==> flow/design.v (excerpt) <==
module multiplier_logic (
    input  wire        clk,
    input  wire        rst_n,
    input  wire [15:0] a,
    input  wire [15:0] b,
    output reg  [31:0] y
);
     reg[15:0] a_r1,a_r2,a_r3;
     reg[15:0] b_r1,b_r2,b_r3;
    wire [31:0] pp [0:15];
    assign pp[0] = b[0] ? (a << 0) : 32'd0;
    assign pp[1] = b[1] ? (a << 1) : 32'd0;
    assign pp[2] = b[2] ? (a << 2) : 32'd0;
    assign pp[3] = b[3] ? (a << 3) : 32'd0;
    assign pp[4] = b[4] ? (a << 4) : 32'd0;
    assign pp[5] = b[5] ? (a << 5) : 32'd0;
    assign pp[6] = b[6] ? (a << 6) : 32'd0;
    assign pp[7] = b[7] ? (a << 7) : 32'd0;
	 assign pp[8] = b[8] ? (a << 8) : 32'd0;
    assign pp[9] = b[9] ? (a << 9) : 32'd0;
    assign pp[10] = b[10] ? (a << 10) : 32'd0;
    assign pp[11] = b[11] ? (a << 11) : 32'd0;
    assign pp[12] = b[12] ? (a << 12) : 32'd0;
	 assign pp[13] = b[13] ? (a << 13) : 32'd0;
    assign pp[14] = b[14] ? (a << 14) : 32'd0;
    assign pp[15] = b[15] ? (a << 15) : 32'd0;
	 reg [31:0] s1_0, s1_1, s1_2, s1_3, s1_4, s1_5, s1_6, s1_7;
    reg [31:0] s2_0, s2_1, s2_2, s2_3;
    reg [31:0] s3_0, s3_1;
    reg [31:0] s4;
    always @(posedge clk) begin
        if (!rst_n) begin
		  a_r1 <= 32'd0;a_r2 <= 32'd0;a_r3<= 32'd0;
		  b_r1 <= 32'd0;b_r2 <= 32'd0;b_r3<= 32'd0;
		      s1_0 <= 32'd0;
				s1_1 <= 32'd0;
				s1_2 <= 32'd0;
				s1_3 <= 32'd0;
				s1_4 <= 32'd0;
				s1_5 <= 32'd0;
				s1_6 <= 32'd0;
				s1_7 <= 32'd0;
				s2_0 <= 32'd0;
				s2_1 <= 32'd0;
				s2_2 <= 32'd0;
				s2_3 <= 32'd0;
				s3_0 <= 32'd0;
				s3_1 <= 32'd0;
            y  <= 32'd0;
            s4 <= 32'd0;
        end else begin
		     a_r1<=a;
           a_r2<=a_r1; 
           a_r3<=a_r2; 
			  b_r1<=b;
			  b_r2<=b_r1;
			  b_r3<=b_r2;
            s1_0 <= pp[0] + pp[1];
            s1_1 <= pp[2] + pp[3];
            s1_2 <= pp[4] + pp[5];
            s1_3 <= pp[6] + pp[7];
            s1_4 <= pp[8] + pp[9];
            s1_5 <= pp[10] + pp[11];
            s1_6 <= pp[12] + pp[13];
            s1_7 <= pp[14] + pp[15];
            s2_0 <= s1_0 + s1_1;
  ...
make LEC_CHECK=0 CAP_MARGIN=40 CORE_ASPECT_RATIO=0.61 CORE_MARGIN=2 CORE_UTILIZATION=30 CTS_CLUSTER_DIAMETER=243 MIN_ROUTING_LAYER=met1 PLACE_DENSITY_LB_ADDON=0.29 SLEW_MARGIN=40 TNS_END_PERCENT=100 finish   # period 4.96 ns
run.sh (not shown) runs the stock make flow with config.mk's settings and CLKGATE_MAP_FILE=.
Change:
Settings changed: CAP_MARGIN 40 to 20, CORE_ASPECT_RATIO 0.61 to not set, CORE_UTILIZATION 30 to 40, CTS_CLUSTER_DIAMETER 243 to not set, MIN_ROUTING_LAYER met1 to not set, PLACE_DENSITY_LB_ADDON 0.29 to not set, SLEW_MARGIN 40 to 20, TNS_END_PERCENT 100 to not set.
Clock period 4.96 ns to 4.5 ns, I/O delays scaled along.
Outcome: The changed run ran to the end with no violations. Wire length shrinks by about 10%. Critical path depth does not change. Setup slack degrades by 0.055 ns. Count of clock-buffer cells in the layout grows by 13. Register-to-register slack degrades by 0.17 ns. Cell area hardly moves. Flip-flop count is unchanged. First-iteration DRC count shrinks by 25%. Area after synthesis does not change.
Change:
Settings changed: ABC_AREA set to 0, CORE_UTILIZATION 40 to 72, CTS_CLUSTER_DIAMETER set to 393, CTS_CLUSTER_SIZE set to 99, SETUP_SLACK_MARGIN set to 0.5, TNS_END_PERCENT set to 10.
Clock period 4.5 ns to 2.13 ns, I/O delays scaled along.
The new run stopped in clock tree synthesis.
Area after synthesis does not change.
Synthesized cell count stays the same.
Die area fell by 44%.
Change:
Settings changed: ABC_AREA 0 to not set, CAP_MARGIN 20 to 5, CORE_UTILIZATION 72 to 65, CTS_CLUSTER_DIAMETER 393 to 28, CTS_CLUSTER_SIZE 99 to not set, SETUP_SLACK_MARGIN 0.5 to 0.39, TNS_END_PERCENT 10 to not set.
Clock period 2.13 ns to 2.69 ns, I/O delays scaled along.
With this change the flow failed in global routing with ODB-0269.
Die size came out higher by 11%.
Area after synthesis stays the same.
Synthesized cell count stays the same.

## rev 12
multiplier_logic again, from the RTL that the note above started with.
clock: 3.82 ns
lec_check: 0
cap_margin: 20
core_margin: 2
core_utilization: 40
slew_margin: 20
Rev 12 ended with every stage complete and zero timing, DRC or antenna violations.
Here is what was changed in the inputs of rev 13 compared with rev 12.
-- flow/config.mk --
<<< rev 12, line 6
export NUM_CORES = 4
export LEC_CHECK = 0
export CAP_MARGIN = 20
export CORE_MARGIN = 2
export CORE_UTILIZATION = 40
export SLEW_MARGIN = 20
>>> rev 13, line 6
export NUM_CORES = 4
export LEC_CHECK = 0
export ABC_AREA = 1
export CAP_MARGIN = 15
export CORE_MARGIN = 2
export CORE_UTILIZATION = 66
export SETUP_SLACK_MARGIN = 0.53
export SLEW_MARGIN = 20
==> flow/constraint.sdc <==
create_clock -name core_clock -period 2.12 [get_ports {clk}]
set_input_delay 0.4240 -clock core_clock [delete_from_list [all_inputs] [get_ports {clk}]]
set_output_delay 0.4240 -clock core_clock [all_outputs]
set_load 0.01 [all_outputs]
Seen in the log of rev 13: GRT-0232 during global routing, after which the run never completed. In the flow results for rev 13 and rev 12, the routability-driven placement congestion ratio is larger on rev 13. [compare] base=rev 12 new=rev 13: cell total after placement has increased; area fraction in mux cells now smaller. Number of nets produced by synthesis delta for rev 13 relative to rev 12: about 50% higher. Summary — xor and xnor area share after synthesis, rev 13 relative to rev 12: lower, by 7.0 points. Number of distinct library cells after synthesis (rev 13 vs. rev 12) decreases by more than half. Delta (rev 13 minus rev 12): die outline width shrank by about 16%; die size fell by about 30%; area inside the core boundary lower; post-CTS repair timing setup buffer count went up by 62. Rev 13 vs. rev 12: fraction of the mapped netlist area in compound gates went down by 4.2 points.
